==> flow/design.v (excerpt) <==
module JAM (
input CLK,
input RST,
output reg [2:0] W,
output reg [2:0] J,
input [6:0] Cost,
output [3:0] MatchCount,
output [9:0] MinCost,
output Valid );
Size: ~1800 cells after synthesis, about 160 flip-flops.
Settings: LEC_CHECK=0, ABC_AREA=1, CAP_MARGIN=20, CELL_PAD_IN_SITES_GLOBAL_PLACEMENT=2, CORE_MARGIN=2, CORE_UTILIZATION=40, CTS_CLUSTER_DIAMETER=188, GPL_ROUTABILITY_DRIVEN=1, MAX_ROUTING_LAYER=met4, MIN_ROUTING_LAYER=met1, PLACE_DENSITY=0.49, SETUP_SLACK_MARGIN=1.47, SLEW_MARGIN=0; clock period 6.2 ns.
run.sh (not shown) runs the stock make flow with config.mk's settings and CLKGATE_MAP_FILE=.
==> next run, changes <==
ABC_AREA = default   (was 1)
CELL_PAD_IN_SITES_GLOBAL_PLACEMENT = default   (was 2)
CORE_UTILIZATION = 58   (was 40)
CTS_CLUSTER_DIAMETER = 384   (was 188)
CTS_CLUSTER_SIZE = 53   (was default)
GPL_ROUTABILITY_DRIVEN = default   (was 1)
MAX_ROUTING_LAYER = default   (was met4)
MIN_ROUTING_LAYER = default   (was met1)
PLACE_DENSITY = 0.37   (was 0.49)
SETUP_SLACK_MARGIN = 0.35   (was 1.47)
SLEW_MARGIN = 20   (was 0)
The changed run passed the timing, design-rule and antenna checks.
Cell area rises by 9.1%.
Total power stays flat.
Wire length rises by 2.2%.
Final cell count falls by 11%.
Sequential power is about the same.
Non-clock buffer count rises by 45.
Register-to-register slack is worse by 1.0 ns.
Worst hold slack is better by 0.012 ns.
Clock power is about the same.
Critical path depth rises by 3.
Clock skew falls by 0.0074 ns.

========
Setup of run 1:
Starting RTL as in the previous note.
Settings: LEC_CHECK=0, CAP_MARGIN=20, CORE_ASPECT_RATIO=0.79, CORE_MARGIN=2, CORE_UTILIZATION=42, CTS_CLUSTER_DIAMETER=228, CTS_CLUSTER_SIZE=53, SLEW_MARGIN=20; clock period 6.2 ns.
Input-level comparison between run 2 and run 1:
# run 1
export LEC_CHECK = 0
export CAP_MARGIN = 20
export CORE_ASPECT_RATIO = 0.79
export CORE_MARGIN = 2
export CORE_UTILIZATION = 42
export CTS_CLUSTER_DIAMETER = 228
export CTS_CLUSTER_SIZE = 53
export SLEW_MARGIN = 20
create_clock -name core_clock -period 6.2 [get_ports {CLK}]
# run 2
export LEC_CHECK = 0
export CAP_MARGIN = 20
export CORE_MARGIN = 2
export CORE_UTILIZATION = 60
export CTS_CLUSTER_DIAMETER = 384
export CTS_CLUSTER_SIZE = 53
export SLEW_MARGIN = 20
create_clock -name core_clock -period 6.2 [get_ports {CLK}]
==> results <==
- Compared with run 1, in run 2 non-clock buffer share of cell area now smaller; post-route total power -1.0%; maximum fanout along the worst path dropped 1.
- Count of clock buffers in the final design for run 2: 3 down relative to run 1
- Per the comparison of run 2 with run 1, combined buffer and inverter count along the critical path has increased; power spent charging and discharging nets went up by about 3.3%; full die area moved down.
Input-level comparison between run 3 and run 2:
# run 2
export LEC_CHECK = 0
export CAP_MARGIN = 20
export CORE_MARGIN = 2
export CORE_UTILIZATION = 60
export CTS_CLUSTER_DIAMETER = 384
export CTS_CLUSTER_SIZE = 53
export SLEW_MARGIN = 20
create_clock -name core_clock -period 6.2 [get_ports {CLK}]
# run 3
export LEC_CHECK = 0
export CAP_MARGIN = 20
export CORE_MARGIN = 2
export CORE_UTILIZATION = 40
export SETUP_SLACK_MARGIN = -0.6
export SLEW_MARGIN = 20
create_clock -name core_clock -period 6.2 [get_ports {CLK}]
==> comparison <==
- Every run in run 3 and run 2 closed cleanly, with the single exception of run 3.
- Summary of run 3 over run 2: final cell count went up by about 8%, synthesis-to-finish area growth went down by 1.2 points, flip-flop count was more or less identical, wire length per cell went down by about 4%, fraction of standard cell area in multi-input logic went down by 1.2 points.
- [run 3 vs run 2] total wire length: higher in run 3
Input changes introduced in run 4 (baseline for comparison: run 3):
# run 3
export LEC_CHECK = 0
export CAP_MARGIN = 20
export CORE_MARGIN = 2
export CORE_UTILIZATION = 40
export SETUP_SLACK_MARGIN = -0.6
export SLEW_MARGIN = 20
create_clock -name core_clock -period 6.2 [get_ports {CLK}]
# run 4
export LEC_CHECK = 0
export ABC_AREA = 1
export CAP_MARGIN = 20
export CELL_PAD_IN_SITES_GLOBAL_PLACEMENT = 2
export CORE_MARGIN = 2
export CORE_UTILIZATION = 40
export CTS_CLUSTER_DIAMETER = 188
export GPL_ROUTABILITY_DRIVEN = 0
export MAX_ROUTING_LAYER = met4
export MIN_ROUTING_LAYER = met2
export SETUP_SLACK_MARGIN = 1.47
export SLEW_MARGIN = 0
create_clock -name core_clock -period 6.2 [get_ports {CLK}]
==> results <==
- Run 4: GRT-0232 in global routing -> run aborted
- Looking at main combinational cell family by area after synthesis, the simple AND/OR/NAND/NOR gates result is from run 4; the AND-OR/OR-AND gates one comes from run 3.
- The cell area after synthesis in run 4 was lower than what run 3 gave.
- Minimum setup slack after placement was lower in run 3 than in run 4.
- Looking at average footprint of a synthesized cell, run 4 sits below run 3.
- Compared with run 3, run 4 shows height of the die that has gone down by a few percent.
- Total die size on run 4 is down relative to run 3.
- Run 4 ends up with a cell total after placement that is about 3% higher than in run 3.
- [compare] base=run 3 new=run 4: sequential fraction of the synthesis area higher; xor/xnor cell area share of the yosys netlist lower; synthesized cell count higher.
> inputs changed (run 4 -> run 5)
# run 4
export LEC_CHECK = 0
export ABC_AREA = 1
export CAP_MARGIN = 20
export CELL_PAD_IN_SITES_GLOBAL_PLACEMENT = 2
export CORE_MARGIN = 2
export CORE_UTILIZATION = 40
export CTS_CLUSTER_DIAMETER = 188
export GPL_ROUTABILITY_DRIVEN = 0
export MAX_ROUTING_LAYER = met4
export MIN_ROUTING_LAYER = met2
export SETUP_SLACK_MARGIN = 1.47
export SLEW_MARGIN = 0
create_clock -name core_clock -period 6.2 [get_ports {CLK}]
# run 5
export LEC_CHECK = 0
export CAP_MARGIN = 20
export CORE_MARGIN = 2
export CORE_UTILIZATION = 40
export SLEW_MARGIN = 20
create_clock -name core_clock -period 6.2 [get_ports {CLK}]
## What came out
Run 5 ran to completion and came out clean on the timing, design-rule and antenna checks.
Between run 4 and run 5, the flow reports width of the chip increasing by a few percent.
The adder-cell share of the synthesized area in run 5 sits 1.2 points below the value recorded for run 4.
Between run 4 and run 5, the flow reports chip area in the Yosys report increasing by more than 10%.
Average cell area after synthesis (lower): run 4
Between run 4 and run 5, number of post-CTS setup repair buffers decreased.
Run 5 ended up with a higher synthesized-area fraction occupied by ao, oa, aoi and oai cells than run 4 did.
The die used by run 5 is larger than the one used by run 4.
Initial cell density of the core on run 5 is down relative to run 4.
Area after synthesis: run 5 vs run 4 up 0.0014 sq mm
Power figures rest on the tool's default switching activity, not on a simulated workload.
